==> flow/design.v <==
module L3Decoder (Y31, Y30, Y29, Y28, Y27, Y26, Y25, Y24, Y23, Y22, Y21, Y20, Y19, Y18, Y17, Y16, Y15, Y14, Y13, Y12, Y11, Y10, Y9, Y8, Y7, Y6, Y5, Y4, Y3, Y2, Y1, Y0, s, en); 
	output reg Y31, Y30, Y29, Y28, Y27, Y26, Y25, Y24, Y23, Y22, Y21, Y20, Y19, Y18, Y17, Y16, Y15, Y14, Y13, Y12, Y11, Y10, Y9, Y8, Y7, Y6, Y5, Y4, Y3, Y2, Y1, Y0; 
	input [4:0] s;
	input en; 
	always @(s or en)   begin 
		if (en == 1'b1) 
			case ( s ) 
				5'd0 : {Y31,Y30,Y29,Y28,Y27,Y26,Y25,Y24,Y23,Y22,Y21,Y20,Y19,Y18,Y17,Y16,Y15,Y14,Y13,Y12,Y11,Y10,Y9,Y8,Y7,Y6,Y5,Y4,Y3,Y2,Y1,Y0} = 32'h00000001;
				5'd1 : {Y31,Y30,Y29,Y28,Y27,Y26,Y25,Y24,Y23,Y22,Y21,Y20,Y19,Y18,Y17,Y16,Y15,Y14,Y13,Y12,Y11,Y10,Y9,Y8,Y7,Y6,Y5,Y4,Y3,Y2,Y1,Y0} = 32'h00000002;
				5'd2 : {Y31,Y30,Y29,Y28,Y27,Y26,Y25,Y24,Y23,Y22,Y21,Y20,Y19,Y18,Y17,Y16,Y15,Y14,Y13,Y12,Y11,Y10,Y9,Y8,Y7,Y6,Y5,Y4,Y3,Y2,Y1,Y0} = 32'h00000004;
				5'd3 : {Y31,Y30,Y29,Y28,Y27,Y26,Y25,Y24,Y23,Y22,Y21,Y20,Y19,Y18,Y17,Y16,Y15,Y14,Y13,Y12,Y11,Y10,Y9,Y8,Y7,Y6,Y5,Y4,Y3,Y2,Y1,Y0} = 32'h00000008; 
				5'd4 : {Y31,Y30,Y29,Y28,Y27,Y26,Y25,Y24,Y23,Y22,Y21,Y20,Y19,Y18,Y17,Y16,Y15,Y14,Y13,Y12,Y11,Y10,Y9,Y8,Y7,Y6,Y5,Y4,Y3,Y2,Y1,Y0} = 32'h00000010;
				5'd5 : {Y31,Y30,Y29,Y28,Y27,Y26,Y25,Y24,Y23,Y22,Y21,Y20,Y19,Y18,Y17,Y16,Y15,Y14,Y13,Y12,Y11,Y10,Y9,Y8,Y7,Y6,Y5,Y4,Y3,Y2,Y1,Y0} = 32'h00000020;
				5'd6 : {Y31,Y30,Y29,Y28,Y27,Y26,Y25,Y24,Y23,Y22,Y21,Y20,Y19,Y18,Y17,Y16,Y15,Y14,Y13,Y12,Y11,Y10,Y9,Y8,Y7,Y6,Y5,Y4,Y3,Y2,Y1,Y0} = 32'h00000040;
				5'd7 : {Y31,Y30,Y29,Y28,Y27,Y26,Y25,Y24,Y23,Y22,Y21,Y20,Y19,Y18,Y17,Y16,Y15,Y14,Y13,Y12,Y11,Y10,Y9,Y8,Y7,Y6,Y5,Y4,Y3,Y2,Y1,Y0} = 32'h00000080;
				5'd8 : {Y31,Y30,Y29,Y28,Y27,Y26,Y25,Y24,Y23,Y22,Y21,Y20,Y19,Y18,Y17,Y16,Y15,Y14,Y13,Y12,Y11,Y10,Y9,Y8,Y7,Y6,Y5,Y4,Y3,Y2,Y1,Y0} = 32'h00000100;
				5'd9 : {Y31,Y30,Y29,Y28,Y27,Y26,Y25,Y24,Y23,Y22,Y21,Y20,Y19,Y18,Y17,Y16,Y15,Y14,Y13,Y12,Y11,Y10,Y9,Y8,Y7,Y6,Y5,Y4,Y3,Y2,Y1,Y0} = 32'h00000200;
				5'd10: {Y31,Y30,Y29,Y28,Y27,Y26,Y25,Y24,Y23,Y22,Y21,Y20,Y19,Y18,Y17,Y16,Y15,Y14,Y13,Y12,Y11,Y10,Y9,Y8,Y7,Y6,Y5,Y4,Y3,Y2,Y1,Y0} = 32'h00000400;
				5'd11: {Y31,Y30,Y29,Y28,Y27,Y26,Y25,Y24,Y23,Y22,Y21,Y20,Y19,Y18,Y17,Y16,Y15,Y14,Y13,Y12,Y11,Y10,Y9,Y8,Y7,Y6,Y5,Y4,Y3,Y2,Y1,Y0} = 32'h00000800;
				5'd12: {Y31,Y30,Y29,Y28,Y27,Y26,Y25,Y24,Y23,Y22,Y21,Y20,Y19,Y18,Y17,Y16,Y15,Y14,Y13,Y12,Y11,Y10,Y9,Y8,Y7,Y6,Y5,Y4,Y3,Y2,Y1,Y0} = 32'h00001000;
				5'd13: {Y31,Y30,Y29,Y28,Y27,Y26,Y25,Y24,Y23,Y22,Y21,Y20,Y19,Y18,Y17,Y16,Y15,Y14,Y13,Y12,Y11,Y10,Y9,Y8,Y7,Y6,Y5,Y4,Y3,Y2,Y1,Y0} = 32'h00002000;
				5'd14: {Y31,Y30,Y29,Y28,Y27,Y26,Y25,Y24,Y23,Y22,Y21,Y20,Y19,Y18,Y17,Y16,Y15,Y14,Y13,Y12,Y11,Y10,Y9,Y8,Y7,Y6,Y5,Y4,Y3,Y2,Y1,Y0} = 32'h00004000;
				5'd15: {Y31,Y30,Y29,Y28,Y27,Y26,Y25,Y24,Y23,Y22,Y21,Y20,Y19,Y18,Y17,Y16,Y15,Y14,Y13,Y12,Y11,Y10,Y9,Y8,Y7,Y6,Y5,Y4,Y3,Y2,Y1,Y0} = 32'h00008000;
				5'd16: {Y31,Y30,Y29,Y28,Y27,Y26,Y25,Y24,Y23,Y22,Y21,Y20,Y19,Y18,Y17,Y16,Y15,Y14,Y13,Y12,Y11,Y10,Y9,Y8,Y7,Y6,Y5,Y4,Y3,Y2,Y1,Y0} = 32'h00010000;
				5'd17: {Y31,Y30,Y29,Y28,Y27,Y26,Y25,Y24,Y23,Y22,Y21,Y20,Y19,Y18,Y17,Y16,Y15,Y14,Y13,Y12,Y11,Y10,Y9,Y8,Y7,Y6,Y5,Y4,Y3,Y2,Y1,Y0} = 32'h00020000;
				5'd18: {Y31,Y30,Y29,Y28,Y27,Y26,Y25,Y24,Y23,Y22,Y21,Y20,Y19,Y18,Y17,Y16,Y15,Y14,Y13,Y12,Y11,Y10,Y9,Y8,Y7,Y6,Y5,Y4,Y3,Y2,Y1,Y0} = 32'h00040000;
				5'd19: {Y31,Y30,Y29,Y28,Y27,Y26,Y25,Y24,Y23,Y22,Y21,Y20,Y19,Y18,Y17,Y16,Y15,Y14,Y13,Y12,Y11,Y10,Y9,Y8,Y7,Y6,Y5,Y4,Y3,Y2,Y1,Y0} = 32'h00080000;
				5'd20: {Y31,Y30,Y29,Y28,Y27,Y26,Y25,Y24,Y23,Y22,Y21,Y20,Y19,Y18,Y17,Y16,Y15,Y14,Y13,Y12,Y11,Y10,Y9,Y8,Y7,Y6,Y5,Y4,Y3,Y2,Y1,Y0} = 32'h00100000;
				5'd21: {Y31,Y30,Y29,Y28,Y27,Y26,Y25,Y24,Y23,Y22,Y21,Y20,Y19,Y18,Y17,Y16,Y15,Y14,Y13,Y12,Y11,Y10,Y9,Y8,Y7,Y6,Y5,Y4,Y3,Y2,Y1,Y0} = 32'h00200000;
				5'd22: {Y31,Y30,Y29,Y28,Y27,Y26,Y25,Y24,Y23,Y22,Y21,Y20,Y19,Y18,Y17,Y16,Y15,Y14,Y13,Y12,Y11,Y10,Y9,Y8,Y7,Y6,Y5,Y4,Y3,Y2,Y1,Y0} = 32'h00400000;
				5'd23: {Y31,Y30,Y29,Y28,Y27,Y26,Y25,Y24,Y23,Y22,Y21,Y20,Y19,Y18,Y17,Y16,Y15,Y14,Y13,Y12,Y11,Y10,Y9,Y8,Y7,Y6,Y5,Y4,Y3,Y2,Y1,Y0} = 32'h00800000;
				5'd24: {Y31,Y30,Y29,Y28,Y27,Y26,Y25,Y24,Y23,Y22,Y21,Y20,Y19,Y18,Y17,Y16,Y15,Y14,Y13,Y12,Y11,Y10,Y9,Y8,Y7,Y6,Y5,Y4,Y3,Y2,Y1,Y0} = 32'h01000000;
				5'd25: {Y31,Y30,Y29,Y28,Y27,Y26,Y25,Y24,Y23,Y22,Y21,Y20,Y19,Y18,Y17,Y16,Y15,Y14,Y13,Y12,Y11,Y10,Y9,Y8,Y7,Y6,Y5,Y4,Y3,Y2,Y1,Y0} = 32'h02000000;
				5'd26: {Y31,Y30,Y29,Y28,Y27,Y26,Y25,Y24,Y23,Y22,Y21,Y20,Y19,Y18,Y17,Y16,Y15,Y14,Y13,Y12,Y11,Y10,Y9,Y8,Y7,Y6,Y5,Y4,Y3,Y2,Y1,Y0} = 32'h04000000;
				5'd27: {Y31,Y30,Y29,Y28,Y27,Y26,Y25,Y24,Y23,Y22,Y21,Y20,Y19,Y18,Y17,Y16,Y15,Y14,Y13,Y12,Y11,Y10,Y9,Y8,Y7,Y6,Y5,Y4,Y3,Y2,Y1,Y0} = 32'h08000000;
				5'd28: {Y31,Y30,Y29,Y28,Y27,Y26,Y25,Y24,Y23,Y22,Y21,Y20,Y19,Y18,Y17,Y16,Y15,Y14,Y13,Y12,Y11,Y10,Y9,Y8,Y7,Y6,Y5,Y4,Y3,Y2,Y1,Y0} = 32'h10000000;
				5'd29: {Y31,Y30,Y29,Y28,Y27,Y26,Y25,Y24,Y23,Y22,Y21,Y20,Y19,Y18,Y17,Y16,Y15,Y14,Y13,Y12,Y11,Y10,Y9,Y8,Y7,Y6,Y5,Y4,Y3,Y2,Y1,Y0} = 32'h20000000;
				5'd30: {Y31,Y30,Y29,Y28,Y27,Y26,Y25,Y24,Y23,Y22,Y21,Y20,Y19,Y18,Y17,Y16,Y15,Y14,Y13,Y12,Y11,Y10,Y9,Y8,Y7,Y6,Y5,Y4,Y3,Y2,Y1,Y0} = 32'h40000000;
				5'd31: {Y31,Y30,Y29,Y28,Y27,Y26,Y25,Y24,Y23,Y22,Y21,Y20,Y19,Y18,Y17,Y16,Y15,Y14,Y13,Y12,Y11,Y10,Y9,Y8,Y7,Y6,Y5,Y4,Y3,Y2,Y1,Y0} = 32'h80000000;
				default: {Y31,Y30,Y29,Y28,Y27,Y26,Y25,Y24,Y23,Y22,Y21,Y20,Y19,Y18,Y17,Y16,Y15,Y14,Y13,Y12,Y11,Y10,Y9,Y8,Y7,Y6,Y5,Y4,Y3,Y2,Y1,Y0} = 32'hxxxxxxxx; 
			endcase 
		else {Y31,Y30,Y29,Y28,Y27,Y26,Y25,Y24,Y23,Y22,Y21,Y20,Y19,Y18,Y17,Y16,Y15,Y14,Y13,Y12,Y11,Y10,Y9,Y8,Y7,Y6,Y5,Y4,Y3,Y2,Y1,Y0} = 32'h00000000; 
	end 
endmodule
module L3MUX(out, s, i31, i30, i29, i28, i27, i26, i25, i24, i23, i22, i21, i20, i19, i18, i17, i16, i15, i14, i13, i12, i11, i10, i9, i8, i7, i6, i5, i4, i3, i2, i1, i0);
   input [31:0] i0, i1, i2, i3, i4, i5, i6, i7, i8, i9, i10, i11, i12, i13, i14, i15, i16, i17, i18, i19, i20, i21, i22, i23, i24, i25, i26, i27, i28, i29, i30, i31;
   input [4:0] s;
   output reg [31:0] out;
	always @(s or i0 or i1 or i2 or i3 or i4 or i5 or i6 or i7 or i8 or i9 or i10 or i11 or i12 or i13 or i14 or i15 or i16 or i17 or i18 or i19 or i20 or i21 or i22 or i23 or i24 or i25 or i26 or i27 or i28 or i29 or i30 or i31)
	begin
		case (s)
			5'd0  : out = i0;
			5'd1  : out = i1;
			5'd2  : out = i2;
			5'd3  : out = i3;
			5'd4  : out = i4;
			5'd5  : out = i5;
			5'd6  : out = i6;
			5'd7  : out = i7;
			5'd8  : out = i8;
			5'd9  : out = i9;
			5'd10 : out = i10;
			5'd11 : out = i11;
			5'd12 : out = i12;
			5'd13 : out = i13;
			5'd14 : out = i14;
			5'd15 : out = i15;
			5'd16 : out = i16;
			5'd17 : out = i17;
			5'd18 : out = i18;
			5'd19 : out = i19;
			5'd20 : out = i20;
			5'd21 : out = i21;
			5'd22 : out = i22;
			5'd23 : out = i23;
			5'd24 : out = i24;
			5'd25 : out = i25;
			5'd26 : out = i26;
			5'd27 : out = i27;
			5'd28 : out = i28;
			5'd29 : out = i29;
			5'd30 : out = i30;
			5'd31 : out = i31; 
			default : out = 32'hxxxxxxx;
		endcase
	end
endmodule
module L3Register (q, data, clk, reset, enable);
	input [31:0] data ;
	input clk, reset, enable; 
	output  reg [31:0] q; 
	always @ ( posedge clk or posedge reset) 
		if (reset==1'b1) begin 
			q <= 32'h00000000; 
		end 
		else if (enable) begin 
			q <= data; 
		end
endmodule
module LAB_3 (rd1,rd2,ra1,ra2,wa,wd,Clk,WE,rst);
	input [31:0] wd;
	input [4:0] ra1,ra2,wa;
	input Clk, WE, rst;
	output [31:0] rd1,rd2;
	wire Y31, Y30, Y29, Y28, Y27, Y26, Y25, Y24, Y23, Y22, Y21, Y20, Y19, Y18, Y17, Y16, Y15, Y14, Y13, Y12, Y11, Y10, Y9, Y8, Y7, Y6, Y5, Y4, Y3, Y2, Y1, Y0; 
	wire [31:0] Q31, Q30, Q29, Q28, Q27, Q26, Q25, Q24, Q23, Q22, Q21, Q20, Q19, Q18, Q17, Q16, Q15, Q14, Q13, Q12, Q11, Q10, Q9, Q8, Q7, Q6, Q5, Q4, Q3, Q2, Q1, Q0; 
	L3Decoder dec(Y31, Y30, Y29, Y28, Y27, Y26, Y25, Y24, Y23, Y22, Y21, Y20, Y19, Y18, Y17, Y16, Y15, Y14, Y13, Y12, Y11, Y10, Y9, Y8, Y7, Y6, Y5, Y4, Y3, Y2, Y1, Y0, 
					  wa,WE);
	assign Q0 = 32'h00000000;
	L3Register r1 (Q1 , wd,Clk,rst,Y1);
	L3Register r2 (Q2 , wd,Clk,rst,Y2);
	L3Register r3 (Q3 , wd,Clk,rst,Y3);
	L3Register r4 (Q4 , wd,Clk,rst,Y4);
	L3Register r5 (Q5 , wd,Clk,rst,Y5);
	L3Register r6 (Q6 , wd,Clk,rst,Y6);
	L3Register r7 (Q7 , wd,Clk,rst,Y7);
	L3Register r8 (Q8 , wd,Clk,rst,Y8);
	L3Register r9 (Q9 , wd,Clk,rst,Y9);
	L3Register r10(Q10, wd,Clk,rst,Y10);
	L3Register r11(Q11, wd,Clk,rst,Y11);
	L3Register r12(Q12, wd,Clk,rst,Y12);
	L3Register r13(Q13, wd,Clk,rst,Y13);
	L3Register r14(Q14, wd,Clk,rst,Y14);
	L3Register r15(Q15, wd,Clk,rst,Y15);
	L3Register r16(Q16, wd,Clk,rst,Y16);
	L3Register r17(Q17, wd,Clk,rst,Y17);
	L3Register r18(Q18, wd,Clk,rst,Y18);
	L3Register r19(Q19, wd,Clk,rst,Y19);
	L3Register r20(Q20, wd,Clk,rst,Y20);
	L3Register r21(Q21, wd,Clk,rst,Y21);
	L3Register r22(Q22, wd,Clk,rst,Y22);
	L3Register r23(Q23, wd,Clk,rst,Y23);
	L3Register r24(Q24, wd,Clk,rst,Y24);
	L3Register r25(Q25, wd,Clk,rst,Y25);
	L3Register r26(Q26, wd,Clk,rst,Y26);
	L3Register r27(Q27, wd,Clk,rst,Y27);
	L3Register r28(Q28, wd,Clk,rst,Y28);
	L3Register r29(Q29, wd,Clk,rst,Y29);
	L3Register r30(Q30, wd,Clk,rst,Y30);
	L3Register r31(Q31, wd,Clk,rst,Y31);
	L3MUX mux1 (rd1, ra1, Q31, Q30, Q29, Q28, Q27, Q26, Q25, Q24, Q23, Q22, Q21, Q20, Q19, Q18, Q17, Q16, Q15, Q14, Q13, Q12, Q11, Q10, Q9, Q8, Q7, Q6, Q5, Q4, Q3, Q2, Q1, Q0);
	L3MUX mux2 (rd2, ra2, Q31, Q30, Q29, Q28, Q27, Q26, Q25, Q24, Q23, Q22, Q21, Q20, Q19, Q18, Q17, Q16, Q15, Q14, Q13, Q12, Q11, Q10, Q9, Q8, Q7, Q6, Q5, Q4, Q3, Q2, Q1, Q0);
endmodule
==> flow/run.sh <==
#!/bin/bash
# the make line also repeats each setting of config.mk as NAME=value (left out here)
make -C /OpenROAD-flow-scripts/flow DESIGN_CONFIG=/design/flow/config.mk WORK_HOME=/design/flow/orfs CLKGATE_MAP_FILE= finish
==> flow/config.mk <==
export PLATFORM = sky130hd
export DESIGN_NAME = LAB_3
export DESIGN_NICKNAME = LAB_3
export VERILOG_FILES = /design/flow/design.v
export SDC_FILE = /design/flow/constraint.sdc
export NUM_CORES = 4
export LEC_CHECK = 0
export ABC_AREA = 1
export CAP_MARGIN = 30
export CORE_ASPECT_RATIO = 1.31
export CORE_MARGIN = 2
export CORE_UTILIZATION = 72
export CTS_CLUSTER_DIAMETER = 177
export CTS_CLUSTER_SIZE = 10
export PLACE_DENSITY = 0.41
export SETUP_SLACK_MARGIN = 0.35
export SLEW_MARGIN = 40
==> flow/constraint.sdc <==
create_clock -name core_clock -period 1.17 [get_ports {Clk}]
set_input_delay 0.2340 -clock core_clock [delete_from_list [all_inputs] [get_ports {Clk}]]
set_output_delay 0.2340 -clock core_clock [all_outputs]
set_load 0.01 [all_outputs]
==> results of run 1 <==
==> what timing repair did <==
| item | CTS |
|---|---|
| endpoints found under the setup margin | 1056 |
| cloned | 53 |
| gates resized | 985 |
| pin swaps | 446 |
| setup buffers | 206 |
==> metrics by stage <==
stage / total power, mW / util / setup TNS (ns) / instance area (sq um) / setup WS (ns)
floorplan: 55.1 / - / - / 55400 / -12.73
global placement: 63.7 / 0.853 / -907.12 / 64800 / -1.86
detailed placement: 65.0 / 0.853 / -969.01 / 64800 / -1.90
CTS: 97.3 / 0.963 / -60.03 / 73200 / -1.07
==> per-layer routing <==
| layer | overflow | global-route usage |
|---|---|---|
| met3 | 180 | 0.911 |
| met2 | 1123 | 1.05 |
| met4 | 657 | 1.01 |
| met1 | 188 | 0.959 |
| met5 | 31 | 0.782 |
==> job_summary.md, run 1 <==
### Metrics collected by this job

| Metric | Value |
|---|---|
| Cell types with the highest counts after synthesis | nand2_1, nand3_1, dfrtp_1, nor2_1, o21ai_0 |
| Tool error | [ERROR GRT-0116] Global routing finished with congestion. Check the congestion regions in the DRC Viewer. |
| Area contributors post-synth | dfrtp_1, nand2_1, nand3_1 |
| Main synth FF type | dfrtp_1 |
| Async set-reset flop share out of synthesis | 1.00 |
| Number of hold-repair buffers added at the cts stage | 0 |
| Top area contributor share | 0.451 |
| Number of cell instances after yosys synthesis | approximately 8k |
| Buffer levels on the longest clock path | 3 |
| Dpl cells | approximately 9.0k |
| CTS buffer count | 109 |
| Number of sinks handled by clock tree synthesis | a little under 1k |
| Last stage the flow got to | global routing (5_1_grt) |
| Die Outline Area | around 79000 sq um |
| Width of the die | approximately 250 um |
| Count of mapped cells out of synthesis | 7817 |
| Quantity of I/O buffers inserted on ports | around 110 |
| Site Rows | 116 |
| Number of H-tree levels | 3 |
| Ys Warns | 3 |
| Flip-flops with a built-in enable | 0 |
| Share of the synthesized netlist area taken by xor and xnor gates | 0 |
| Biggest area consumer among synthesized cells | dfrtp_1 |
| Seq/Total Area, Yosys | 0.451 |
| Height of the chip | 320 um |
| Synthesized registers | slightly below 1k |
| And-or/or-and share of the synthesized area | 0.0902 |
| Avg Synthesized Cell Area | around 7 sq um |
| Std-Cell Core Area | 76100 sq um |
| Fraction of the mapped netlist area in simple logic gates | 0.400 |
| Number of nets produced by synthesis | around 8k |
| Synth top cell by count | nand2_1 |
| Placer congestion estimate | 1.01 |
| Detailed Place HPWL | about 150000 um |
| YS chip area | 55000 sq um |
| Number of distinct library cell variants in the gate-level netlist after synthesis | 20 |
| Multiplexer share of the synthesized area | 0 |
| Largest family of logic cells by area | simple AND/OR/NAND/NOR gates |
| Top-level I/O count | 114 |
| Cell at the root of the clock tree | clkbuf_16 |
| Starting utilization of the core area | 0.723 |
| Adder and majority cell fraction of the synthesized area | 0 |
| Global-route congestion overflow total | 2179 |
| Run status | did not finish |
| Total global-route track usage | 0.978 |
| Cell Area, Synth | ~55000 sq um |
==> run 2, diff against run 1 <==
ABC_AREA = 0   (was 1)
CAP_MARGIN = 20   (was 30)
CELL_PAD_IN_SITES_GLOBAL_PLACEMENT = 2   (was unset)
CORE_ASPECT_RATIO = unset   (was 1.31)
CORE_UTILIZATION = 36   (was 72)
CTS_CLUSTER_DIAMETER = unset   (was 177)
CTS_CLUSTER_SIZE = 19   (was 10)
GPL_ROUTABILITY_DRIVEN = 0   (was unset)
HOLD_SLACK_MARGIN = 0.1   (was unset)
MIN_ROUTING_LAYER = met1   (was unset)
PLACE_DENSITY = unset   (was 0.41)
PLACE_DENSITY_LB_ADDON = 0.06   (was unset)
SETUP_SLACK_MARGIN = unset   (was 0.35)
SLEW_MARGIN = 20   (was 40)
TNS_END_PERCENT = 50   (was unset)
clock period = 5.91 ns   (was 1.17 ns; I/O delays follow)
==> run 2 against run 1 <==
Net effect:
- synthesized area fell by 8.7%
- synthesized cell count is 47% lower
- now fails the layout checks on setup timing
- die size grew 81%
==> job_summary.md, run 2 <==
### Metrics collected by this job

| Metric | Value |
|---|---|
| Classification of the worst-slack hold path | register to register |
| Routed len/inst | about 45 um |
| Area contributors post-synth | dfrtp_1, mux2_2, a22oi_1 (was dfrtp_1, nand2_1, nand3_1) |
| Synth top cell by count | mux2_2 (was nand2_1) |
| Share of the synthesized netlist area taken by xor and xnor gates | 0 (unchanged) |
| Net switching component of the power | between 5 and 6 mW |
| Quantity of I/O buffers inserted on ports | 113 (unchanged) |
| Endpoints failing hold | 0 |
| Clock transition at the registers of the reported paths | about 0.060 ns |
| Nets | ~4.3k |
| Maximum number of pins on one net before global-route repair | between 100 and 150 |
| Width of the die | 378 um (was 246 um) |
| Beginning of the critical path | ra1[1] |
| Peak ir drop on the vdd network | 235 uV |
| Total routed wirelength | ~280000 um |
| Seq/Total Area, Yosys | 0.494 (was 0.451) |
| Buffer levels on the longest clock path | 3 (unchanged) |
| Site Rows | 137 (was 116) |
| Headroom to the max-slew limit | 0.180 |
| Avg Synthesized Cell Area | 12.0 sq um (was 7.04 sq um) |
| Max-capacitance violation count | 0 |
| Element type at the critical path start | primary input |
| Setup slack of the critical path after layout | -0.0797 ns |
| Multiplexer share of the synthesized area | 0.243 (was 0) |
| Cell at the root of the clock tree | clkbuf_16 (unchanged) |
| # Post-CTS Setup Buffers | 0 (was 206) |
| Number of cells on the worst hold path | 1 |
| Area Growth Syn to Fin | 18.6% |
| Adder and majority cell fraction of the synthesized area | 0 (unchanged) |
| Critical R2R Launch | r29.q[27] |
| Biggest area consumer among synthesized cells | dfrtp_1 (unchanged) |
| Async set-reset flop share out of synthesis | 1.00 (unchanged) |
| Cell types with the highest counts after synthesis | mux2_2, dfrtp_1, a22oi_1, clkbuf_1, and3_1 (was nand2_1, nand3_1, dfrtp_1, nor2_1, o21ai_0) |
| Worst-Skew Late Latency | between 0.7 and 0.8 ns |
| Detailed Place HPWL | 179000 um (was 155000 um) |
| Layer with the highest usage after global routing | met2 |
| Power attributed to sequential cells | between 9 and 10 mW |
| Top area contributor share | 0.494 (was 0.451) |
| Ys Warns | 3 (unchanged) |
| Global-route congestion overflow total | 0 |
| Number of sinks handled by clock tree synthesis | 992 (unchanged) |
| Cell breakdown of the critical path | buf_2 > and3b_1 > and2_2 > a2111oi_0 > nand3_1 > or4_1 > clkdlybuf4s50_1 |
| Vias per Instance | 6.90 |
| Global routing usage on met1 | 0.533 |
| Unrepaired setup endpoints after global routing | no |
| Remaining DRCs | 0 |
| Routing usage on met2 | 0.587 |
| Total global-route track usage | 0.394 |
| Part of the total power dissipated in combinational logic | 0.152 |
| Crit Reg-Reg Endpoint | r29.q[27] |
| Sequential cell fraction of total power | 0.463 |
| Reasons for failing layout checks | setup timing |
| YS chip area | 50200 sq um (was 55000 sq um) |
| Number of hold-repair buffers added at the cts stage | 0 (unchanged) |
| Starting utilization of the core area | 0.361 (was 0.723) |
| Clock Skews | 0 ns |
| Max-slew violation total from the final report | 0 |
| Number of distinct library cell variants in the gate-level netlist after synthesis | 62 (was 20) |
| Die Outline Area | 143000 sq um (was 78700 sq um) |
| Number of violations reported at the end of detailed-routing iteration 0 | between 5k and 6k |
| Main synth FF type | dfrtp_1 (unchanged) |
| Number of nets produced by synthesis | 4227 (was 7867) |
| Std-Cell Core Area | 139000 sq um (was 76100 sq um) |
| Leading power group | sequential cells |
| Synthesized registers | 992 (unchanged) |
| Count of mapped cells out of synthesis | 4177 (was 7817) |
| Kind of cell adding the most delay to the critical path | simple AND/OR/NAND/NOR gates |
| Final Critical Period | around 6 ns |
| Switching power share of the total | 0.293 |
| CP endpoint kind | primary output |
| Largest family of logic cells by area | multiplexers (was simple AND/OR/NAND/NOR gates) |
| Met3 usage | 0.0922 |
| Slowest cell on crit path | a2111oi_0 |
| Final critical-path share of the clock period | 1.01 |
| Final count of negative-setup-slack endpoints | 2 |
| Wire length of the first global-routing pass | between 300000 and 400000 um |
| Number of iterations in the first detailed-routing pass | 8 |
| Number of H-tree levels | 3 (unchanged) |
| CTS tree | built |
| Slew at the pin closest to its max-slew limit | between 1 and 1.5 ns |
| CTS buffer count | 117 (was 109) |
| Max Clk Rate | between 0.15 and 0.2 GHz |
| Number of warning messages in the logs | 37 |
| FF-to-FF path depth | 1 |
| Number of global-route vias before repair | between 40k and 50k |
| Worst-case hold path end point | r21.q[24] |
| Crit Path Class | primary input to primary output |
| Lkg Pwr | 26.5 nW |
| Finished layout cell area | between 50000 and 60000 sq um |
| Hold path startpoint | r21.q[24] |
| Fraction of the mapped netlist area in simple logic gates | 0.0934 (was 0.400) |
| Combinational power | between 3 and 4 mW |
| Number of antenna violations at the first check in global routing | 21 |
| Clk pwr share | 0.386 |
| Endpoint of the most critical setup path | rd1[9] |
| Post-cts repair resize count | 0 (was 985) |
| Total power density per cell area | ~340 nW/um^2 |
| Antenna Nets Post-Route | 0 |
| DP Area | 55500 sq um (was 64800 sq um) |
| Height of the chip | 378 um (was 320 um) |
| Power drawn by the clock network | 7.81 mW |
| And-or/or-and share of the synthesized area | 0.132 (was 0.0902) |
| Buffer and inverter count on the worst path | 2 |
| Cell Area, Synth | 50200 sq um (was 55000 sq um) |
| Total number of vias | approximately 43k |
| Total of fill cells in the finished design | about 13k |
| Placement-stage worst setup slack | 0.117 ns (was -1.90 ns) |
| Path length in cells of the critical path | 7 |
| Top-level I/O count | 114 (unchanged) |
| Longest individual stage delay on the worst path | 0.79 ns |
| Flip-flops with a built-in enable | 0 (unchanged) |
| Reg-to-reg setup timing slack | ~5 ns |
| Run status | finished with violations (was did not finish) |
| Internal Dissipation | between 10 and 15 mW |
| Max Fanout on Critical Path | 18 |
| Arrival time reported for the critical path endpoint | 4.81 ns |
| Number of cell instances after yosys synthesis | 4177 (was 7817) |
| Req. time, crit path | around 4.7 ns |
run 2: cell type report:
class	instances	area, sq um	area share
multi-input combinational	2751	24200	0.407
clock inverter	43	598	0.0100
sequential	992	24800	0.417
inverter	6	26.3	0.000441
antenna	18	45.0	0.000756
tap	1876	2350	0.0394
clock buffer	176	3470	0.0583
timing repair buffer	407	4030	0.0677
run 2: stage by stage:
stage                     power (mW)  cells  TNS (ns)  hold WS, ns   util
final                           20.3   6269   -0.0878        0.519  0.429
after global routing            20.9   6251         0        0.535  0.428
after CTS                       20.2   6249         0        0.519  0.428
after detailed placement        12.5   6030         0        0.505  0.399
after global placement          12.4   6025         0        0.497  0.398
after floorplan                 10.9   4177  -8866.83        0.485      -
run 2: layer usage:
metal / part of all wire / vias up
li1: - / 16500
met1: 0.41 / 23200
met2: 0.43 / 2787
met3: 0.092 / 798
met4: 0.061 / 16
met5: 0.00052 / -
==> run 3, diff against run 2 <==
ABC_AREA = 1   (was 0)
CAP_MARGIN = 30   (was 20)
CELL_PAD_IN_SITES_DETAIL_PLACEMENT = 0   (was unset)
CORE_MARGIN = 9   (was 2)
CORE_UTILIZATION = 31   (was 36)
CTS_CLUSTER_DIAMETER = 77   (was unset)
CTS_CLUSTER_SIZE = 16   (was 19)
GPL_ROUTABILITY_DRIVEN = unset   (was 0)
GPL_TIMING_DRIVEN = 1   (was unset)
HOLD_SLACK_MARGIN = unset   (was 0.1)
MIN_ROUTING_LAYER = met2   (was met1)
PLACE_DENSITY = 0.48   (was unset)
PLACE_DENSITY_LB_ADDON = unset   (was 0.06)
SETUP_SLACK_MARGIN = -0.37   (was unset)
SLEW_MARGIN = 35   (was 20)
TNS_END_PERCENT = unset   (was 50)
clock period = 6.0 ns   (was 5.91 ns; I/O delays follow)
==> run 3 against run 2 <==
Net effect:
- now clean on timing, DRC and antenna
- critical path type unchanged
- sequential share of layout area fell by 2.7 points
- combinational power is 9.4% higher
- sequential cell count did not move
- critical endpoint is now rd2[10]
==> job_summary.md, run 3 <==
### Metrics collected by this job

| Metric | Value |
|---|---|
| Run status | complete, no violations (was finished with violations) |
| Lkg Pwr | 31.4 nW (was 26.5 nW) |
| Routed len/inst | 30.9 um (was 45.4 um) |
| Number of iterations in the first detailed-routing pass | 41 (was 8) |
| Clock Skews | 0 ns (unchanged) |
| Number of distinct library cell variants in the gate-level netlist after synthesis | 20 (was 62) |
| Share of the synthesized netlist area taken by xor and xnor gates | 0 (unchanged) |
| Worst-case hold path end point | r14.q[19] (was r21.q[24]) |
| Internal Dissipation | 12.9 mW (was 14.3 mW) |
| Antenna Nets Post-Route | 0 (unchanged) |
| Async set-reset flop share out of synthesis | 1.00 (unchanged) |
| FF+latch area | 24800 sq um (unchanged) |
| Max Fanout on Critical Path | 45 (was 18) |
| Sequential cell fraction of total power | 0.452 (was 0.463) |
| Slowest cell on crit path | clkdlybuf4s50_1 (was a2111oi_0) |
| Longest individual stage delay on the worst path | 0.64 ns (was 0.79 ns) |
| Global-route congestion overflow total | 0 (unchanged) |
| Path length in cells of the critical path | 12 (was 7) |
| Area contributors post-synth | dfrtp_1, nand2_1, nand3_1 (was dfrtp_1, mux2_2, a22oi_1) |
| Classification of the worst-slack hold path | register to register (unchanged) |
| Reg-to-reg setup timing slack | 5.18 ns (was 5.05 ns) |
| Fraction of the mapped netlist area in simple logic gates | 0.400 (was 0.0934) |
| Headroom to the max-slew limit | 0.313 (was 0.180) |
| Total power density per cell area | 316 nW/um^2 (was 340 nW/um^2) |
| Final Critical Period | between 5 and 6 ns |
| CTS tree | built (unchanged) |
| Clock transition at the registers of the reported paths | 0.07 ns (was 0.06 ns) |
| YS chip area | 55000 sq um (was 50200 sq um) |
| Cell at the root of the clock tree | clkbuf_16 (unchanged) |
| Placer congestion estimate | approximately 0.85 |
| Combinational gate area | 27500 sq um (was 24200 sq um) |
| CTS buffer count | 108 (was 117) |
| Number of antenna violations at the first check in global routing | 0 (was 21) |
| Number of warning messages in the logs | 89 (was 37) |
| Cell breakdown of the critical path | clkdlybuf4s50_1 > inv_1 > nand2_1 > nor2_4 > buf_12 > nand3_1 > nand2_1 > nor2_1 > nand2_1 > nor2_1 > nand2_1 > clkdlybuf4s50_1 (was buf_2 > and3b_1 > and2_2 > a2111oi_0 > nand3_1 > or4_1 > clkdlybuf4s50_1) |
| Sum of negative setup slack | 0 ns (was -0.0878 ns) |
| Synthesized registers | 992 (unchanged) |
| Kind of cell adding the most delay to the critical path | buffers and inverters (was simple AND/OR/NAND/NOR gates) |
| Die Outline Area | 193000 sq um (was 143000 sq um) |
| Wire length of the first global-routing pass | 430000 um (was 382000 um) |
| Max-slew violation total from the final report | 0 (unchanged) |
| And-or/or-and share of the synthesized area | 0.0902 (was 0.132) |
| Req. time, crit path | 4.80 ns (was 4.73 ns) |
| Largest family of logic cells by area | simple AND/OR/NAND/NOR gates (was multiplexers) |
| Max-capacitance violation count | 0 (unchanged) |
| Met3 usage | 0.606 (was 0.0922) |
| Hold slack | 0.488 ns (was 0.519 ns) |
| Maximum number of pins on one net before global-route repair | 128 (was 138) |
| Buffer and inverter count on the worst path | 4 (was 2) |
| Worst-Skew Late Latency | 0.80 ns (was 0.74 ns) |
| Starting utilization of the core area | 0.312 (was 0.361) |
| Std-Cell Core Area | 176000 sq um (was 139000 sq um) |
| FF-to-FF path depth | 2 (was 1) |
| Net switching component of the power | 7.22 mW (was 5.94 mW) |
| Final critical-path share of the clock period | 0.931 (was 1.01) |
| Clk pwr share | 0.381 (was 0.386) |
| Top area contributor share | 0.451 (was 0.494) |
| Width of the die | 439 um (was 378 um) |
| Ys Warns | 3 (unchanged) |
| Number of violations reported at the end of detailed-routing iteration 0 | 17.4k (was 5895) |
| Avg Synthesized Cell Area | 7.04 sq um (was 12.0 sq um) |
| Arrival time reported for the critical path endpoint | 4.39 ns (was 4.81 ns) |
| Beginning of the critical path | ra2[3] (was ra1[1]) |
| Endpoints failing hold | 0 (unchanged) |
| Top-level I/O count | 114 (unchanged) |
| Part of the total power dissipated in combinational logic | 0.167 (was 0.152) |
| Critical R2R Launch | r25.q[7] (was r29.q[27]) |
| Power attributed to sequential cells | 9.09 mW (was 9.37 mW) |
| Count of mapped cells out of synthesis | 7817 (was 4177) |
| Area Growth Syn to Fin | 15.7% (was 18.6%) |
| Multiplexer share of the synthesized area | 0 (was 0.243) |
| Max Clk Rate | ~0.18 GHz |
| Total number of vias | 80.5k (was 43.3k) |
| Buffer levels on the longest clock path | 3 (unchanged) |
| Number of cells on the worst hold path | 2 (was 1) |
| Switching power share of the total | 0.359 (was 0.293) |
| Total global-route track usage | 0.461 (was 0.394) |
| Adder and majority cell fraction of the synthesized area | 0 (unchanged) |
| Endpoint of the most critical setup path | rd2[10] (was rd1[9]) |
| Layer with the highest usage after global routing | met3 (was met2) |
| Cell type with the highest occurrence count on the critical path | nand2_1 |
| Combinational power | 3.36 mW (was 3.07 mW) |
| Number of cell instances after yosys synthesis | 7817 (was 4177) |
| Number of hold-repair buffers added at the cts stage | 0 (unchanged) |
| Detailed Place HPWL | 172000 um (was 179000 um) |
| Synth top cell by count | nand2_1 (was mux2_2) |
| CP endpoint kind | primary output (unchanged) |
| Post-cts repair resize count | 0 (unchanged) |
| Number of global-route vias before repair | 83.0k (was 41.8k) |
| Cell Area, Synth | 55000 sq um (was 50200 sq um) |
| Crit Path Class | primary input to primary output (unchanged) |
| Height of the chip | 439 um (was 378 um) |
| Biggest area consumer among synthesized cells | dfrtp_1 (unchanged) |
| Leading power group | sequential cells (unchanged) |
| # Post-CTS Setup Buffers | 0 (unchanged) |
| Number of sinks handled by clock tree synthesis | 992 (unchanged) |
| Slew at the pin closest to its max-slew limit | 1.03 ns (was 1.23 ns) |
| Hold path startpoint | r14.q[19] (was r21.q[24]) |
| Element type at the critical path start | primary input (unchanged) |
| Nets | 7582 (was 4325) |
| Routing usage on met2 | 0.549 (was 0.587) |
| Main synth FF type | dfrtp_1 (unchanged) |
| Site Rows | 154 (was 137) |
| Cell types with the highest counts after synthesis | nand2_1, nand3_1, dfrtp_1, nor2_1, o21ai_0 (was mux2_2, dfrtp_1, a22oi_1, clkbuf_1, and3_1) |
| Vias per Instance | 8.06 (was 6.90) |
| Quantity of I/O buffers inserted on ports | 113 (unchanged) |
| Seq/Total Area, Yosys | 0.451 (was 0.494) |
| Total routed wirelength | 308000 um (was 285000 um) |
| Global routing usage on met1 | 0 (was 0.533) |
| Final count of negative-setup-slack endpoints | 0 (was 2) |
| Power drawn by the clock network | 7.67 mW (was 7.81 mW) |
| Crit Reg-Reg Endpoint | r25.q[7] (was r29.q[27]) |
| Number of nets produced by synthesis | 7867 (was 4227) |
| Peak ir drop on the vdd network | 222 uV (was 235 uV) |
| Number of H-tree levels | 3 (unchanged) |
| Total of fill cells in the finished design | 18.9k (was 13.2k) |
| Flip-flops with a built-in enable | 0 (unchanged) |
| Remaining DRCs | 0 (unchanged) |
| Unrepaired setup endpoints after global routing | no (unchanged) |
-- run 3: per-layer routing --
layer	share of wire	vias to the layer above
li1	-	25700
met1	0	27000
met2	0.46	24500
met3	0.41	3132
met4	0.12	98
met5	0.0091	-
-- run 3: per-stage QoR --
stage,util,total power [mW],setup slack [ns],area [sq um],cells
floorplan,-,10.7,-8.87,55000,7817
global placement,0.339,12.3,0.563,59800,9759
detailed placement,0.339,12.3,0.488,59800,9761
CTS,0.361,19.8,0.471,63600,9962
global route,0.361,20.8,0.330,63600,9963
finish,0.361,20.1,0.412,63700,9982
-- run 3: final cells by class --
| class | count | area share |
|---|---|---|
| Antenna cell | 19 | 0.000747 |
| Timing Repair Buffer | 351 | 0.0672 |
| Clock inverter | 81 | 0.0137 |
| Inverter | 90 | 0.00568 |
| Sequential cell | 992 | 0.390 |
| Tap cell | 2340 | 0.0460 |
| Clock buffer | 120 | 0.0451 |
| Multi-Input combinational cell | 5989 | 0.432 |
==> run 4, diff against run 3 <==
ABC_AREA = unset   (was 1)
CAP_MARGIN = 20   (was 30)
CELL_PAD_IN_SITES_GLOBAL_PLACEMENT = unset   (was 2)
CORE_ASPECT_RATIO = 1.01   (was unset)
CORE_MARGIN = 2   (was 9)
CORE_UTILIZATION = 66   (was 31)
CTS_CLUSTER_DIAMETER = unset   (was 77)
CTS_CLUSTER_SIZE = 41   (was 16)
GPL_TIMING_DRIVEN = unset   (was 1)
HOLD_SLACK_MARGIN = 0.18   (was unset)
MAX_ROUTING_LAYER = met5   (was unset)
MIN_ROUTING_LAYER = unset   (was met2)
PLACE_DENSITY = 0.6   (was 0.48)
SETUP_SLACK_MARGIN = 0.84   (was -0.37)
SLEW_MARGIN = 20   (was 35)
clock period = 3.33 ns   (was 6.0 ns; I/O delays follow)
==> run 4 against run 3 <==
Net effect:
- the flow now stops in global routing (5_1_grt)
- die size decreased by 59%
- synthesized area fell by 8.7%
- synthesized cell count down 47%
==> job_summary.md, run 4 <==
### Metrics collected by this job

| Metric | Value |
|---|---|
| Run status | did not finish (was complete, no violations) |
| Last stage the flow got to | global routing (5_1_grt) |
| Tool error | [ERROR GRT-0116] Global routing finished with congestion. Check the congestion regions in the DRC Viewer. |
| Width of the die | 279 um (was 439 um) |
| Number of distinct library cell variants in the gate-level netlist after synthesis | 62 (was 20) |
| Ys Warns | 3 (unchanged) |
| Buffer levels on the longest clock path | 3 (unchanged) |
| Detailed Place HPWL | 158000 um (was 172000 um) |
| CTS buffer count | 102 (was 108) |
| Std-Cell Core Area | 75300 sq um (was 176000 sq um) |
| Number of cell instances after yosys synthesis | 4177 (was 7817) |
| Global-route congestion overflow total | 1 |
| Adder and majority cell fraction of the synthesized area | 0 (unchanged) |
| Area contributors post-synth | dfrtp_1, mux2_2, a22oi_1 (was dfrtp_1, nand2_1, nand3_1) |
| Cell Area, Synth | 50200 sq um (was 55000 sq um) |
| Number of hold-repair buffers added at the cts stage | 0 (unchanged) |
| Starting utilization of the core area | 0.667 (was 0.312) |
| Height of the chip | 281 um (was 439 um) |
| YS chip area | 50200 sq um (was 55000 sq um) |
| Main synth FF type | dfrtp_1 (unchanged) |
| Fraction of the mapped netlist area in simple logic gates | 0.0934 (was 0.400) |
| Number of H-tree levels | 3 (unchanged) |
| Cell types with the highest counts after synthesis | mux2_2, dfrtp_1, a22oi_1, clkbuf_1, and3_1 (was nand2_1, nand3_1, dfrtp_1, nor2_1, o21ai_0) |
| Total global-route track usage | 0.730 |
| Biggest area consumer among synthesized cells | dfrtp_1 (unchanged) |
| Avg Synthesized Cell Area | 12.0 sq um (was 7.04 sq um) |
| Placer congestion estimate | 1.11 (was 0.846) |
| Seq/Total Area, Yosys | 0.494 (was 0.451) |
| Synthesized registers | 992 (unchanged) |
| Multiplexer share of the synthesized area | 0.243 (was 0) |
| Number of sinks handled by clock tree synthesis | 992 (unchanged) |
| Count of mapped cells out of synthesis | 4177 (was 7817) |
| Quantity of I/O buffers inserted on ports | 113 (unchanged) |
| Top area contributor share | 0.494 (was 0.451) |
| Cell at the root of the clock tree | clkbuf_16 (unchanged) |
| And-or/or-and share of the synthesized area | 0.132 (was 0.0902) |
| Async set-reset flop share out of synthesis | 1.00 (unchanged) |
| Site Rows | 101 (was 154) |
| Die Outline Area | 78300 sq um (was 193000 sq um) |
| Number of nets produced by synthesis | 4227 (was 7867) |
| Synth top cell by count | mux2_2 (was nand2_1) |
| Largest family of logic cells by area | multiplexers (was simple AND/OR/NAND/NOR gates) |
| Flip-flops with a built-in enable | 0 (unchanged) |
| Share of the synthesized netlist area taken by xor and xnor gates | 0 (unchanged) |
| Top-level I/O count | 114 (unchanged) |
[run 4: metal layers]
| metal | overflow | global-route usage |
|---|---|---|
| met4 | 0 | 0.636 |
| met2 | 0 | 0.873 |
| met3 | 0 | 0.607 |
| met1 | 1 | 0.766 |
| met5 | 0 | 0.291 |
[run 4: repair_timing]
item	4_1_cts
cloned	23
buffers inserted	161
endpoints found under the setup margin	64
resized	1015
pin swaps	249
[run 4: metrics by stage]
stage | std cells | area (sq um) | setup WS (ns) | power (mW)
4_1_cts | 5806 | 66700 | -0.201 | 34.7
3_5_place_dp | 5439 | 57900 | -1.22 | 22.3
3_3_place_gp | 5438 | 57900 | -1.26 | 21.9
2_1_floorplan | 4177 | 50700 | -11.00 | 19.5
==> run 5, diff against run 4 <==
CELL_PAD_IN_SITES_DETAIL_PLACEMENT = unset   (was 0)
CORE_ASPECT_RATIO = unset   (was 1.01)
CORE_UTILIZATION = 10   (was 66)
CTS_CLUSTER_SIZE = unset   (was 41)
HOLD_SLACK_MARGIN = unset   (was 0.18)
MAX_ROUTING_LAYER = unset   (was met5)
PLACE_DENSITY = unset   (was 0.6)
SETUP_SLACK_MARGIN = 0.3   (was 0.84)
clock period = 6.81 ns   (was 3.33 ns; I/O delays follow)
==> run 5 against run 4 <==
Net effect:
- now clean on timing, DRC and antenna
- synthesized area did not move
- synthesized cell count did not move
- die size rose to 6.5 times the previous value
==> job_summary.md, run 5 <==
### Metrics collected by this job

| Metric | Value |
|---|---|
| Slowest cell on crit path | a2111oi_0 |
| Internal Dissipation | between 10 and 15 mW |
| CP endpoint kind | primary output |
| Run status | complete, no violations (was did not finish) |
| Clk pwr share | 0.371 |
| Share of the synthesized netlist area taken by xor and xnor gates | 0 (unchanged) |
| Crit Reg-Reg Endpoint | r12.q[2] |
| Endpoint of the most critical setup path | rd1[27] |
| Crit Path Class | primary input to primary output |
| Vias per Instance | between 4 and 5 |
| Kind of cell adding the most delay to the critical path | buffers and inverters |
| Height of the chip | 713 um (was 281 um) |
| Number of iterations in the first detailed-routing pass | 9 |
| Maximum number of pins on one net before global-route repair | between 150 and 200 |
| Detailed Place HPWL | 173000 um (was 158000 um) |
| Final Instance Count excl. Fillers | about 11k |
| YS chip area | 50200 sq um (unchanged) |
| Max Fanout on Critical Path | 30 |
| Sequential cell fraction of total power | 0.466 |
| Finished layout cell area | approximately 65000 sq um |
| Total global-route track usage | 0.103 |
| Async set-reset flop share out of synthesis | 1.00 (unchanged) |
| Die Outline Area | 508000 sq um (was 78300 sq um) |
| Headroom to the max-slew limit | 0.126 |
| Final critical-path share of the clock period | 0.919 |
| Total routed wirelength | between 200000 and 300000 um |
| Net switching component of the power | roughly 5.2 mW |
| Starting utilization of the core area | 0.100 (was 0.667) |
| Unrepaired setup endpoints after global routing | no |
| Final count of negative-setup-slack endpoints | 0 |
| Max Clk Rate | around 0.16 GHz |
| Clock Skews | 0 ns |
| Clock transition at the registers of the reported paths | about 0.060 ns |
| DP Area | 60600 sq um (was 57900 sq um) |
| Total of fill cells in the finished design | about 57k |
| Number of warning messages in the logs | 47 |
| Top-level I/O count | 114 (unchanged) |
| Avg Synthesized Cell Area | 12.0 sq um (unchanged) |
| Largest family of logic cells by area | multiplexers (unchanged) |
| Power attributed to sequential cells | between 8 and 9 mW |
| Reg-to-reg setup timing slack | between 5 and 6 ns |
| Power after layout | roughly 18 mW |
| Number of nets produced by synthesis | 4227 (unchanged) |
| And-or/or-and share of the synthesized area | 0.132 (unchanged) |
| Placer congestion estimate | 0.974 (was 1.11) |
| Peak ir drop on the vdd network | roughly 200 uV |
| Count of mapped cells out of synthesis | 4177 (unchanged) |
| CTS tree | built |
| Endpoints failing hold | 0 |
| Quantity of I/O buffers inserted on ports | 113 (unchanged) |
| Top area contributor share | 0.494 (unchanged) |
| Area Growth Syn to Fin | 28.6% |
| Fraction of the mapped netlist area in simple logic gates | 0.0934 (unchanged) |
| Cell type with the highest occurrence count on the critical path | buf_4 |
| Dpl cells | 10.8k (was 5439) |
| Req. time, crit path | around 5.5 ns |
| Cell breakdown of the critical path | dlymetal6s2s_1 > buf_4 > and3b_1 > and2_2 > buf_4 > a2111oi_0 > nand3_1 > or3_1 > buf_4 |
| Biggest area consumer among synthesized cells | dfrtp_1 (unchanged) |
| Number of sinks handled by clock tree synthesis | 992 (unchanged) |
| Element type at the critical path start | primary input |
| Lkg Pwr | about 26 nW |
| Beginning of the critical path | ra1[1] |
| Adder and majority cell fraction of the synthesized area | 0 (unchanged) |
| Remaining DRCs | 0 |
| Multiplexer share of the synthesized area | 0.243 (unchanged) |
| Max-capacitance violation count | 0 |
| Buffer and inverter count on the worst path | 4 |
| Synthesized registers | 992 (unchanged) |
| Wire length of the first global-routing pass | about 370000 um |
| Classification of the worst-slack hold path | register to register |
| Cell Area, Synth | 50200 sq um (unchanged) |
| Hold path startpoint | r1.q[3] |
| Switching power share of the total | 0.299 |
| Path length in cells of the critical path | 9 |
| Total power density per cell area | 271 nW/um^2 |
| Ys Warns | 3 (unchanged) |
| Leading power group | sequential cells |
| Number of cells on the worst hold path | 1 |
| Combinational power | about 2.9 mW |
| Worst-Skew Late Latency | around 0.74 ns |
| Part of the total power dissipated in combinational logic | 0.163 |
| Nets | approximately 4.2k |
| Cell at the root of the clock tree | clkbuf_16 (unchanged) |
| Flip-flops with a built-in enable | 0 (unchanged) |
| Number of cell instances after yosys synthesis | 4177 (unchanged) |
| Main synth FF type | dfrtp_1 (unchanged) |
| Power drawn by the clock network | about 6.5 mW |
| Number of global-route vias before repair | around 42k |
| Global-route congestion overflow total | 0 |
| Std-Cell Core Area | 501000 sq um (was 75300 sq um) |
| Antenna Nets Post-Route | 0 |
| Arrival time reported for the critical path endpoint | 4.90 ns |
| Buffer levels on the longest clock path | 3 (unchanged) |
| Final Critical Period | around 6.3 ns |
| Width of the die | 713 um (was 279 um) |
| Number of antenna violations at the first check in global routing | approximately 63 |
| Synth top cell by count | mux2_2 (unchanged) |
| Cell types with the highest counts after synthesis | mux2_2, dfrtp_1, a22oi_1, clkbuf_1, and3_1 (unchanged) |
| Slew at the pin closest to its max-slew limit | 1.31 ns |
| FF-to-FF path depth | 1 |
| Seq/Total Area, Yosys | 0.494 (unchanged) |
| Setup slack of the critical path after layout | 0.550 ns |
| Number of violations reported at the end of detailed-routing iteration 0 | around 8k |
| Critical R2R Launch | r12.q[2] |
| # Post-CTS Setup Buffers | 0 (was 161) |
| Area contributors post-synth | dfrtp_1, mux2_2, a22oi_1 (unchanged) |
| CTS buffer count | 109 (was 102) |
| Worst-case hold path end point | r1.q[3] |
| Routed len/inst | between 20 and 30 um |
| Number of distinct library cell variants in the gate-level netlist after synthesis | 62 (unchanged) |
| Number of H-tree levels | 3 (unchanged) |
| Max-slew violation total from the final report | 0 |
| Site Rows | 260 (was 101) |
| Total number of vias | 44.6k |
| Longest individual stage delay on the worst path | about 0.66 ns |
| Placement-stage worst setup slack | 0.322 ns (was -1.22 ns) |
run 5: final cells by class:
| type | count | area [sq um] | share of cell area |
|---|---|---|---|
| Multi-Input combinational cell | 2751 | 24100 | 0.373 |
| Clock buffer | 148 | 3150 | 0.0487 |
| Antenna cell | 27 | 67.6 | 0.00105 |
| Clock inverter | 53 | 724 | 0.0112 |
| Inverter | 6 | 26.3 | 0.000407 |
| Tap cell | 6681 | 8360 | 0.129 |
| Sequential cell | 992 | 24800 | 0.384 |
| Timing Repair Buffer | 337 | 3350 | 0.0518 |
run 5: stage by stage:
step           setup TNS, ns   util  hold slack [ns]
6_report                   0  0.129            0.522
5_1_grt                    0  0.129            0.540
4_1_cts                    0  0.129            0.519
3_5_place_dp               0  0.121            0.505
3_3_place_gp               0  0.121            0.497
2_1_floorplan       -8152.59      -            0.485
run 5: what timing repair did:
item | CTS | global route
resized | 0 | 1
endpoints found under the setup margin | 0 | 10
hold buffers | 0 | 0
run 5: per-layer routing:
layer | GRT usage | wire (um) | up-vias
met2 | 0.142 | 108000 | 4430
met1 | 0.124 | 98400 | 22500
li1 | - | - | 16300
met5 | 0.000754 | 252 | -
met4 | 0.0643 | 21700 | 34
met3 | 0.0553 | 47500 | 1323
==> run 6, diff against run 5 <==
CELL_PAD_IN_SITES_DETAIL_PLACEMENT = 0   (was unset)
CORE_ASPECT_RATIO = 1.79   (was unset)
CORE_UTILIZATION = 72   (was 10)
CTS_CLUSTER_SIZE = 22   (was unset)
HOLD_SLACK_MARGIN = 0.18   (was unset)
MAX_ROUTING_LAYER = met5   (was unset)
PLACE_DENSITY_LB_ADDON = 0.25   (was unset)
SETUP_SLACK_MARGIN = unset   (was 0.3)
clock period = 3.96 ns   (was 6.81 ns; I/O delays follow)
==> run 6 against run 5 <==
Net effect:
- the run now fails in global routing (5_1_grt)
- die size is 86% lower
- synthesized area did not move
- synthesized cell count is the same
==> job_summary.md, run 6 <==
### Metrics collected by this job

| Metric | Value |
|---|---|
| Run status | did not finish (was complete, no violations) |
| Last stage the flow got to | global routing (5_1_grt) |
| Tool error | [ERROR GRT-0116] Global routing finished with congestion. Check the congestion regions in the DRC Viewer. |
| Number of cell instances after yosys synthesis | 4177 (unchanged) |
| Avg Synthesized Cell Area | 12.0 sq um (unchanged) |
| Total global-route track usage | 0.798 |
| Count of mapped cells out of synthesis | 4177 (unchanged) |
| Top-level I/O count | 114 (unchanged) |
| Starting utilization of the core area | 0.727 (was 0.100) |
| Number of nets produced by synthesis | 4227 (unchanged) |
| Die Outline Area | 72000 sq um (was 508000 sq um) |
| Adder and majority cell fraction of the synthesized area | 0 (unchanged) |
| Buffer levels on the longest clock path | 3 (unchanged) |
| Seq/Total Area, Yosys | 0.494 (unchanged) |
| YS chip area | 50200 sq um (unchanged) |
| Biggest area consumer among synthesized cells | dfrtp_1 (unchanged) |
| Cell Area, Synth | 50200 sq um (unchanged) |
| Number of H-tree levels | 3 (unchanged) |
| Site Rows | 129 (was 260) |
| Async set-reset flop share out of synthesis | 1.00 (unchanged) |
| Flip-flops with a built-in enable | 0 (unchanged) |
| Dpl cells | 5357 (was 10.8k) |
| Number of distinct library cell variants in the gate-level netlist after synthesis | 62 (unchanged) |
| Std-Cell Core Area | 69100 sq um (was 501000 sq um) |
| Ys Warns | 3 (unchanged) |
| Quantity of I/O buffers inserted on ports | 113 (unchanged) |
| Main synth FF type | dfrtp_1 (unchanged) |
| Largest family of logic cells by area | multiplexers (unchanged) |
| Detailed Place HPWL | 158000 um (was 173000 um) |
| Number of sinks handled by clock tree synthesis | 992 (unchanged) |
| Global-route congestion overflow total | 5 |
| Top area contributor share | 0.494 (unchanged) |
| Width of the die | 201 um (was 713 um) |
| Multiplexer share of the synthesized area | 0.243 (unchanged) |
| DP Area | 57600 sq um (was 60600 sq um) |
| Cell at the root of the clock tree | clkbuf_16 (unchanged) |
| Number of hold-repair buffers added at the cts stage | 0 (unchanged) |
| Placement-stage worst setup slack | -0.913 ns (was 0.322 ns) |
| CTS buffer count | 86 (was 109) |
| Fraction of the mapped netlist area in simple logic gates | 0.0934 (unchanged) |
| And-or/or-and share of the synthesized area | 0.132 (unchanged) |
| Synth top cell by count | mux2_2 (unchanged) |
| Area contributors post-synth | dfrtp_1, mux2_2, a22oi_1 (unchanged) |
| Synthesized registers | 992 (unchanged) |
| Height of the chip | 357 um (was 713 um) |
| Share of the synthesized netlist area taken by xor and xnor gates | 0 (unchanged) |
| Placer congestion estimate | 1.11 (was 0.974) |
| Cell types with the highest counts after synthesis | mux2_2, dfrtp_1, a22oi_1, clkbuf_1, and3_1 (unchanged) |
==> run 6: routing by layer <==
metal	track usage	GRT overflow
met5	0.399	0
met4	0.753	5
met3	0.683	0
met2	0.935	0
met1	0.809	0
==> run 6: what timing repair did <==
action,CTS
buffers inserted,43
endpoints found under the setup margin,64
resized,370
pin swaps,45
gates cloned,7
==> run 7, diff against run 6 <==
ABC_AREA = 1   (was unset)
CELL_PAD_IN_SITES_DETAIL_PLACEMENT = unset   (was 0)
CORE_ASPECT_RATIO = unset   (was 1.79)
CORE_UTILIZATION = 71   (was 72)
CTS_CLUSTER_SIZE = 74   (was 22)
HOLD_SLACK_MARGIN = -0.07   (was 0.18)
MAX_ROUTING_LAYER = unset   (was met5)
PLACE_DENSITY_LB_ADDON = unset   (was 0.25)
SETUP_SLACK_MARGIN = 0.3   (was unset)
clock period = 2.71 ns   (was 3.96 ns; I/O delays follow)
==> run 7 against run 6 <==
Net effect:
- die size grew 11%
- synthesized area grew 9.5%
- the run again fails in global routing (5_1_grt)
- synthesized cell count grew 87%
==> job_summary.md, run 7 <==
### Metrics collected by this job

| Metric | Value |
|---|---|
| Cell at the root of the clock tree | clkbuf_16 (unchanged) |
| Seq/Total Area, Yosys | 0.451 (was 0.494) |
| Adder and majority cell fraction of the synthesized area | 0 (unchanged) |
| Synth top cell by count | nand2_1 (was mux2_2) |
| Run status | did not finish (unchanged) |
| Die Outline Area | 79700 sq um (was 72000 sq um) |
| And-or/or-and share of the synthesized area | 0.0902 (was 0.132) |
| Top-level I/O count | 114 (unchanged) |
| Number of hold-repair buffers added at the cts stage | 0 (unchanged) |
| Count of mapped cells out of synthesis | 7817 (was 4177) |
| Global-route congestion overflow total | between 500 and 600 |
| Quantity of I/O buffers inserted on ports | 113 (unchanged) |
| Flip-flops with a built-in enable | 0 (unchanged) |
| Ys Warns | 3 (unchanged) |
| Share of the synthesized netlist area taken by xor and xnor gates | 0 (unchanged) |
| Total global-route track usage | 0.874 |
| Starting utilization of the core area | 0.714 (was 0.727) |
| Area contributors post-synth | dfrtp_1, nand2_1, nand3_1 (was dfrtp_1, mux2_2, a22oi_1) |
| Fraction of the mapped netlist area in simple logic gates | 0.400 (was 0.0934) |
| Main synth FF type | dfrtp_1 (unchanged) |
| Site Rows | 102 (was 129) |
| Std-Cell Core Area | 77100 sq um (was 69100 sq um) |
| YS chip area | 55000 sq um (was 50200 sq um) |
| CTS buffer count | 105 (was 86) |
| Synthesized registers | 992 (unchanged) |
| Last stage the flow got to | global routing (5_1_grt) (unchanged) |
| Number of nets produced by synthesis | 7867 (was 4227) |
| Number of distinct library cell variants in the gate-level netlist after synthesis | 20 (was 62) |
| Buffer levels on the longest clock path | 3 (unchanged) |
| Number of cell instances after yosys synthesis | 7817 (was 4177) |
| Biggest area consumer among synthesized cells | dfrtp_1 (unchanged) |
| Number of H-tree levels | 3 (unchanged) |
| Height of the chip | 282 um (was 357 um) |
| Width of the die | 282 um (was 201 um) |
| Async set-reset flop share out of synthesis | 1.00 (unchanged) |
| Multiplexer share of the synthesized area | 0 (was 0.243) |
| Cell types with the highest counts after synthesis | nand2_1, nand3_1, dfrtp_1, nor2_1, o21ai_0 (was mux2_2, dfrtp_1, a22oi_1, clkbuf_1, and3_1) |
| Avg Synthesized Cell Area | 7.04 sq um (was 12.0 sq um) |
| Cell Area, Synth | 55000 sq um (was 50200 sq um) |
| Number of sinks handled by clock tree synthesis | 992 (unchanged) |
| Placer congestion estimate | 0.975 (was 1.11) |
| Detailed Place HPWL | 138000 um (was 158000 um) |
| Tool error | [ERROR GRT-0232] Routing congestion too high. Check the congestion heatmap in the GUI. (was [ERROR GRT-0116] Global routing finished with congestion. Check the congestion regions in the DRC Viewer.) |
| Top area contributor share | 0.451 (was 0.494) |
| Largest family of logic cells by area | simple AND/OR/NAND/NOR gates (was multiplexers) |
[run 7: metrics by stage]
step | setup slack (ns) | cells | hold WS [ns] | instance area [sq um]
3_5_place_dp | -1.02 | 8842 | 0.473 | 62600
4_1_cts | -0.0387 | 9206 | 0.341 | 70100
3_3_place_gp | -0.973 | 8842 | 0.466 | 62600
2_1_floorplan | -11.50 | 7817 | 0.453 | 55000
[run 7: repair_timing]
item | in CTS
buffers inserted | 132
gates cloned | 36
gates resized | 807
pin swaps | 296
endpoints found under the setup margin | 64
[run 7: routing by layer]
layer,overflow,track usage
met1,32,0.879
met2,232,0.965
met3,64,0.789
met4,188,0.867
met5,13,0.582
==> run 8, diff against run 7 <==
ABC_AREA = unset   (was 1)
CORE_UTILIZATION = 47   (was 71)
CTS_CLUSTER_SIZE = unset   (was 74)
HOLD_SLACK_MARGIN = unset   (was -0.07)
clock period = 3.26 ns   (was 2.71 ns; I/O delays follow)
==> run 8 against run 7 <==
Net effect:
- now fails the layout checks on setup timing
- die size increased by 37%
- synthesized area decreased by 8.7%
- synthesized cell count decreased by 47%
==> job_summary.md, run 8 <==
### Metrics collected by this job

| Metric | Value |
|---|---|
| Power attributed to sequential cells | 17.3 mW |
| Crit Path Class | primary input to primary output |
| Cell breakdown of the critical path | buf_12 > buf_12 > buf_4 > nor3b_4 > buf_8 > and3_1 > a2111oi_4 > buf_4 > nand3_1 > or4_1 > buf_2 |
| Global-route congestion overflow total | 0 |
| Number of nets produced by synthesis | 4227 (was 7867) |
| Net switching component of the power | 11.0 mW |
| Total global-route track usage | 0.485 |
| Top-level I/O count | 114 (unchanged) |
| Quantity of I/O buffers inserted on ports | 113 (unchanged) |
| Antenna Nets Post-Route | 0 |
| Req. time, crit path | approximately 2.6 ns |
| Total routed wirelength | approximately 270000 um |
| Max Clk Rate | ~0.29 GHz |
| Element type at the critical path start | primary input |
| Core occupancy in the finished layout | 0.653 |
| FF-to-FF path depth | 3 |
| Total power density per cell area | approximately 540 nW/um^2 |
| Worst-case hold path end point | r4.q[28] |
| Number of iterations in the first detailed-routing pass | 9 |
| Adder and majority cell fraction of the synthesized area | 0 (unchanged) |
| Total number of vias | approximately 47k |
| Placement-stage worst setup slack | -1.18 ns (was -1.02 ns) |
| Buffer and inverter count on the worst path | 6 |
| Number of sinks handled by clock tree synthesis | 992 (unchanged) |
| Largest family of logic cells by area | multiplexers (was simple AND/OR/NAND/NOR gates) |
| Dpl cells | 5925 (was 8842) |
| Std-Cell Core Area | 106000 sq um (was 77100 sq um) |
| Number of antenna violations at the first check in global routing | 18 |
| Detailed Place HPWL | 173000 um (was 138000 um) |
| Seq/Total Area, Yosys | 0.494 (was 0.451) |
| Final Critical Period | about 3.5 ns |
| Clock Skews | 0 ns |
| Max-slew violation total from the final report | 0 |
| Count of mapped cells out of synthesis | 4177 (was 7817) |
| Area Growth Syn to Fin | 37.4% |
| Hold slack | around 0.52 ns |
| Part of the total power dissipated in combinational logic | 0.176 |
| Crit Reg-Reg Endpoint | r19.q[2] |
| Finished layout cell area | 69000 sq um |
| DP Area | 59700 sq um (was 62600 sq um) |
| Width of the die | 331 um (was 282 um) |
| Number of warning messages in the logs | between 40 and 50 |
| CTS buffer count | 107 (was 105) |
| Multiplexer share of the synthesized area | 0.243 (was 0) |
| Leading power group | sequential cells |
| And-or/or-and share of the synthesized area | 0.132 (was 0.0902) |
| Cell at the root of the clock tree | clkbuf_16 (unchanged) |
| Ys Warns | 3 (unchanged) |
| Max-capacitance violation count | 0 |
| Die Outline Area | 110000 sq um (was 79700 sq um) |
| Height of the chip | 331 um (was 282 um) |
| Top area contributor share | 0.494 (was 0.451) |
| Buffer levels on the longest clock path | 3 (unchanged) |
| YS chip area | 50200 sq um (was 55000 sq um) |
| Placer congestion estimate | 1.04 (was 0.975) |
| Headroom to the max-slew limit | 0.224 |
| Async set-reset flop share out of synthesis | 1.00 (unchanged) |
| Avg Synthesized Cell Area | 12.0 sq um (was 7.04 sq um) |
| Cell Area, Synth | 50200 sq um (was 55000 sq um) |
| Hold path startpoint | r4.q[28] |
| Worst-Skew Late Latency | between 0.7 and 0.8 ns |
| Reasons for failing layout checks | setup timing |
| Number of cells on the worst hold path | 1 |
| Number of H-tree levels | 3 (unchanged) |
| Slowest cell on crit path | nor3b_4 |
| Setup slack of the critical path after layout | -0.233 ns |
| Unrepaired setup endpoints after global routing | yes |
| Number of distinct library cell variants in the gate-level netlist after synthesis | 62 (was 20) |
| Run status | finished with violations (was did not finish) |
| Power drawn by the clock network | roughly 13 mW |
| Critical R2R Launch | r19.q[2] |
| Longest individual stage delay on the worst path | 0.72 ns |
| Clock transition at the registers of the reported paths | around 0.06 ns |
| Flip-flops with a built-in enable | 0 (unchanged) |
| Endpoints failing hold | 0 |
| Fraction of the mapped netlist area in simple logic gates | 0.0934 (was 0.400) |
| Slew at the pin closest to its max-slew limit | about 1.2 ns |
| Internal Dissipation | around 26 mW |
| Wire length of the first global-routing pass | between 300000 and 400000 um |
| Peak ir drop on the vdd network | 397 uV |
| CP endpoint kind | primary output |
| Final Instance Count excl. Fillers | roughly 6.3k |
| Synth top cell by count | mux2_2 (was nand2_1) |
| Combinational power | 6.54 mW |
| Beginning of the critical path | ra2[3] |
| Share of the synthesized netlist area taken by xor and xnor gates | 0 (unchanged) |
| Max Fanout on Critical Path | 8 |
| Kind of cell adding the most delay to the critical path | simple AND/OR/NAND/NOR gates |
| Starting utilization of the core area | 0.475 (was 0.714) |
| Synthesized registers | 992 (unchanged) |
| Remaining DRCs | 0 |
| Total of fill cells in the finished design | ~8k |
| Main synth FF type | dfrtp_1 (unchanged) |
| Number of global-route vias before repair | roughly 45k |
| Switching power share of the total | 0.297 |
| CTS tree | built |
| Clk pwr share | 0.357 |
| Number of cell instances after yosys synthesis | 4177 (was 7817) |
| Classification of the worst-slack hold path | register to register |
| Biggest area consumer among synthesized cells | dfrtp_1 (unchanged) |
| Site Rows | 119 (was 102) |
| Final critical-path share of the clock period | 1.07 |
| Routed len/inst | between 40 and 50 um |
| Lkg Pwr | 30.6 nW |
| Path length in cells of the critical path | 11 |
| Maximum number of pins on one net before global-route repair | around 120 |
| Endpoint of the most critical setup path | rd2[8] |
| Reg-to-reg setup timing slack | around 2.2 ns |
| Cell types with the highest counts after synthesis | mux2_2, dfrtp_1, a22oi_1, clkbuf_1, and3_1 (was nand2_1, nand3_1, dfrtp_1, nor2_1, o21ai_0) |
| Nets | approximately 4.9k |
| Area contributors post-synth | dfrtp_1, mux2_2, a22oi_1 (was dfrtp_1, nand2_1, nand3_1) |
| Sequential cell fraction of total power | 0.467 |
| Number of violations reported at the end of detailed-routing iteration 0 | 8393 |
| Vias per Instance | 7.50 |
| Arrival time reported for the critical path endpoint | between 2 and 3 ns |
| Final count of negative-setup-slack endpoints | about 63 |
## run 8: final cells by class
cell class	instances	area [sq um]	area share
Multi-Input combinational cell	2751	26800	0.388
Sequential cell	992	24800	0.360
Timing Repair Buffer	953	11900	0.172
Clock buffer	154	3160	0.0457
Tap cell	1391	1740	0.0252
Clock inverter	43	604	0.00875
Antenna cell	19	47.5	0.000689
Inverter	6	26.3	0.000381
## run 8: through the flow
stage	total power, mW	setup TNS (ns)
after CTS	36.6	-4.70
after global placement	22.7	-65.87
after detailed placement	22.9	-61.01
after floorplan	19.8	-
final	37.1	-7.91
after global routing	38.1	-8.26
## run 8: what timing repair did
item,in CTS,in global routing
gates cloned,10,3
hold buffers,0,0
gates resized,958,151
setup endpoints to repair,64,64
pin swaps,218,122
setup buffers,117,38
## run 8: layer usage
| metal | vias up | global-route usage | wire length (um) |
|---|---|---|---|
| li1 | 17500 | - | - |
| met2 | 4551 | 0.650 | 105000 |
| met4 | 10 | 0.317 | 23700 |
| met1 | 23800 | 0.636 | 97800 |
| met5 | - | 0.00391 | 62 |
| met3 | 1438 | 0.207 | 43300 |
Power figures rest on the tool's default switching activity, not on a simulated workload.
